==> flow/design.v (excerpt) <==
module ddr2_test
	(
	input  wire          clk,
	input  wire          reset,
	input  wire          writes_en,
	input  wire          reads_en,
	input  wire          calib_done, 
	output reg           ib_re,
	input  wire [31:0]   ib_data,
	input  wire [7:0]    ib_count,  
	input  wire          ib_valid,
	input  wire          ib_empty,
	output reg           ob_we,
	output reg  [31:0]   ob_data,
	input  wire [9:0]    ob_count,
	output reg           p0_rd_en_o, 
	input  wire          p0_rd_empty,
	input  wire [31:0]   p0_rd_data,
	input  wire          p0_cmd_full,
	output reg           p0_cmd_en,
	output reg  [2:0]    p0_cmd_instr,
	output reg  [29:0]   p0_cmd_byte_addr,
	output wire [5:0]    p0_cmd_bl_o, 
	input  wire          p0_wr_full,
	output reg           p0_wr_en,
	output reg  [31:0]   p0_wr_data,
	output wire [3:0]    p0_wr_mask,
	output reg [26:0]		MEMORY_COUNT  
	);
Size in the first run: ~830 cells after synthesis, ~200 flip-flops, ~8300 µm² of cells after synthesis.
export LEC_CHECK = 0
export CAP_MARGIN = 20
export CORE_ASPECT_RATIO = 1.11
export CORE_MARGIN = 3
export CORE_UTILIZATION = 40
export CTS_CLUSTER_DIAMETER = 340
export CTS_CLUSTER_SIZE = 71
export PLACE_DENSITY_LB_ADDON = 0.12
export SLEW_MARGIN = 20
create_clock -name core_clock -period 3.0 [get_ports {clk}]
run.sh (not shown) runs the stock make flow with config.mk's settings and CLKGATE_MAP_FILE=.
The starting point ran to the end with no violations.
Then changed:
--- a/flow/config.mk
+++ b/flow/config.mk
@@ -7,9 +7,13 @@
 export LEC_CHECK = 0
 export CAP_MARGIN = 20
-export CORE_ASPECT_RATIO = 1.11
-export CORE_MARGIN = 3
+export CELL_PAD_IN_SITES_GLOBAL_PLACEMENT = 0
+export CORE_ASPECT_RATIO = 0.5
+export CORE_MARGIN = 9
 export CORE_UTILIZATION = 40
 export CTS_CLUSTER_DIAMETER = 340
 export CTS_CLUSTER_SIZE = 71
-export PLACE_DENSITY_LB_ADDON = 0.12
+export GPL_TIMING_DRIVEN = 0
+export PLACE_DENSITY = 0.35
+export SETUP_SLACK_MARGIN = -0.22
 export SLEW_MARGIN = 20
+export TNS_END_PERCENT = 5
Global-route usage came out higher by 1.1 points; core utilization rises by 1.4 points; routed wire length is higher by about 26%; synthesized cell count stays the same; synthesized area is unchanged; critical path depth stays the same; final area goes up by about 2%; flip-flop count does not change; total power shrinks by 3.4%.
Then changed:
==> flow/config.mk (replaced) <==
export PLATFORM = sky130hd
export DESIGN_NAME = ddr2_test
export DESIGN_NICKNAME = ddr2_test
export VERILOG_FILES = /design/flow/design.v
export SDC_FILE = /design/flow/constraint.sdc
export NUM_CORES = 4
export LEC_CHECK = 0
export CAP_MARGIN = 30
export CORE_MARGIN = 2
export CORE_UTILIZATION = 40
export SLEW_MARGIN = 20
==> flow/constraint.sdc (replaced) <==
create_clock -name core_clock -period 3.4 [get_ports {clk}]
set_input_delay 0.6800 -clock core_clock [delete_from_list [all_inputs] [get_ports {clk}]]
set_output_delay 0.6800 -clock core_clock [all_outputs]
set_load 0.01 [all_outputs]
Outcome: The new run went through all stages and came out clean; wire length fell by about a fifth; global-route usage fell by 0.98 points; non-clock buffer count fell by 55; synthesized area is unchanged; design area fell slightly; hold slack degrades by 0.013 ns; power fell by roughly a tenth.
Then changed:
--- a/flow/config.mk
+++ b/flow/config.mk
@@ -6,6 +6,7 @@
 export NUM_CORES = 4
 export LEC_CHECK = 0
-export CAP_MARGIN = 30
+export CAP_MARGIN = 20
 export CORE_MARGIN = 2
 export CORE_UTILIZATION = 40
+export SETUP_SLACK_MARGIN = 0.36
 export SLEW_MARGIN = 20
==> flow/constraint.sdc (replaced) <==
create_clock -name core_clock -period 1.35 [get_ports {clk}]
set_input_delay 0.2700 -clock core_clock [delete_from_list [all_inputs] [get_ports {clk}]]
set_output_delay 0.2700 -clock core_clock [all_outputs]
set_load 0.01 [all_outputs]
Outcome: With this change the flow finished with setup timing left. Final area increases by 37%. Global-route usage increases by 6.2 points. Count of clock-buffer cells in the layout does not change. Synthesized cell count does not change. Worst setup slack gets worse by 1.8 ns. Register-to-register slack gets worse by 1.8 ns. Via count increases by 24%. Die size stays the same. Sequential cell count is unchanged. Sequential share of layout area decreases by 10 points.

---

Setup of v38:
Starting RTL as in the previous note.
make LEC_CHECK=0 CAP_MARGIN=30 CELL_PAD_IN_SITES_DETAIL_PLACEMENT=2 CORE_MARGIN=3 CORE_UTILIZATION=44 CTS_CLUSTER_SIZE=70 SETUP_SLACK_MARGIN=-0.07 SLEW_MARGIN=5 finish   # period 3.4 ns
Seen in the log of v38: DPL-0033 during 4_1_cts, after which the run never completed.
Here is what was changed in the inputs of v56 compared with v38.
==> flow/config.mk <==
export PLATFORM = sky130hd
export DESIGN_NAME = ddr2_test
export DESIGN_NICKNAME = ddr2_test
export VERILOG_FILES = /design/flow/design.v
export SDC_FILE = /design/flow/constraint.sdc
export NUM_CORES = 4
export LEC_CHECK = 0
export CAP_MARGIN = 20
export CORE_MARGIN = 2
export CORE_UTILIZATION = 40
export PLACE_DENSITY = 0.6
export SLEW_MARGIN = 20
==> flow/constraint.sdc <==
create_clock -name core_clock -period 2.43 [get_ports {clk}]
set_input_delay 0.4860 -clock core_clock [delete_from_list [all_inputs] [get_ports {clk}]]
set_output_delay 0.4860 -clock core_clock [all_outputs]
set_load 0.01 [all_outputs]
### Flow results
Summary of v38 and v56: one run falls short of a clean finish, namely v38.
v56 — cell area reported after detailed placement 2.0% higher, v38 as reference
Between v38 and v56, the core area is lower for v38.
Higher detailed placer's ending HPWL among v38 and v56: v38
The higher overall die area came out of v56.
#### Input delta (v5 over v56)
diff --git a/flow/config.mk b/flow/config.mk
--- a/flow/config.mk
+++ b/flow/config.mk
@@ -9,3 +9,4 @@
 export CORE_MARGIN = 2
-export CORE_UTILIZATION = 40
+export CORE_UTILIZATION = 70
+export CTS_CLUSTER_SIZE = 31
 export PLACE_DENSITY = 0.6
==> flow/constraint.sdc <==
create_clock -name core_clock -period 1.46 [get_ports {clk}]
set_input_delay 0.2920 -clock core_clock [delete_from_list [all_inputs] [get_ports {clk}]]
set_output_delay 0.2920 -clock core_clock [all_outputs]
set_load 0.01 [all_outputs]
Notes after the runs:
Run status, v5: aborted in 3_5_place_dp, error DPL-0038. Diff v5..v56 | cell count after synthesis | unchanged. As far as mapped cell area is concerned, v5 and v56 perform about the same. Height of the die came out lower on v5 than on v56. Area of the core, v5 vs v56: down by more than a quarter. The lower die footprint came out of v5.
Setup changes, v5 to v50
diff --git a/flow/config.mk b/flow/config.mk
--- a/flow/config.mk
+++ b/flow/config.mk
@@ -9,4 +9,3 @@
 export CORE_MARGIN = 2
-export CORE_UTILIZATION = 70
-export CTS_CLUSTER_SIZE = 31
+export CORE_UTILIZATION = 58
 export PLACE_DENSITY = 0.6
==> flow/constraint.sdc <==
create_clock -name core_clock -period 1.35 [get_ports {clk}]
set_input_delay 0.2700 -clock core_clock [delete_from_list [all_inputs] [get_ports {clk}]]
set_output_delay 0.2700 -clock core_clock [all_outputs]
set_load 0.01 [all_outputs]
## What came out
- v50 got as far as 4_1_cts, where a tool error ended the run.
- From v5 to v50, port buffer count did not move at all.
- When the final numbers for v50 and v5 were put side by side, the vertical extent of the die turned out to be smaller in v5.
- Going from v5 to v50, post-synthesis instance area saw little to no change; synthesized instance count saw little to no change; total die size saw an increase.
- Re area share of and/or/nand/nor cells after synthesis: no difference whatsoever between v50 and v5.
- Count of library flops with an enable pin: v5 vs v50 identical
- Fraction of the core area occupied by cells at floorplan: v50 vs v5 down 13 points
- Final weighted congestion in routability-driven placement: v50 and v5 compared, lower one is v50
- Going from v5 to v50, cell row count saw an increase, area inside the core boundary saw an increase.
--- input diff v50..v58 ---
diff --git a/flow/config.mk b/flow/config.mk
--- a/flow/config.mk
+++ b/flow/config.mk
@@ -9,3 +9,5 @@
 export CORE_MARGIN = 2
-export CORE_UTILIZATION = 58
+export CORE_UTILIZATION = 40
+export CTS_CLUSTER_DIAMETER = 156
+export GPL_ROUTABILITY_DRIVEN = 0
 export PLACE_DENSITY = 0.6
==> flow/constraint.sdc <==
create_clock -name core_clock -period 3.0 [get_ports {clk}]
set_input_delay 0.6000 -clock core_clock [delete_from_list [all_inputs] [get_ports {clk}]]
set_output_delay 0.6000 -clock core_clock [all_outputs]
set_load 0.01 [all_outputs]
Findings:
- Horizontal die dimension: v58 vs v50 up 20%
- Delta (v58 minus v50): pre-CTS setup slack increased by 1.25 ns relative to the old numbers; placement-stage cell area now sits lower; post-synthesis instance area was more or less identical; area enclosed by the die boundary increased by 43% relative to the old numbers; floorplan-stage core utilization dropped 19 points.
- Comparing v58 against v50, there is no change at all in synthesized cell count.
- v58 was carried through to the last stage, and its layout satisfied the timing, DRC and antenna checks.
Power and IR drop assume default switching activity.
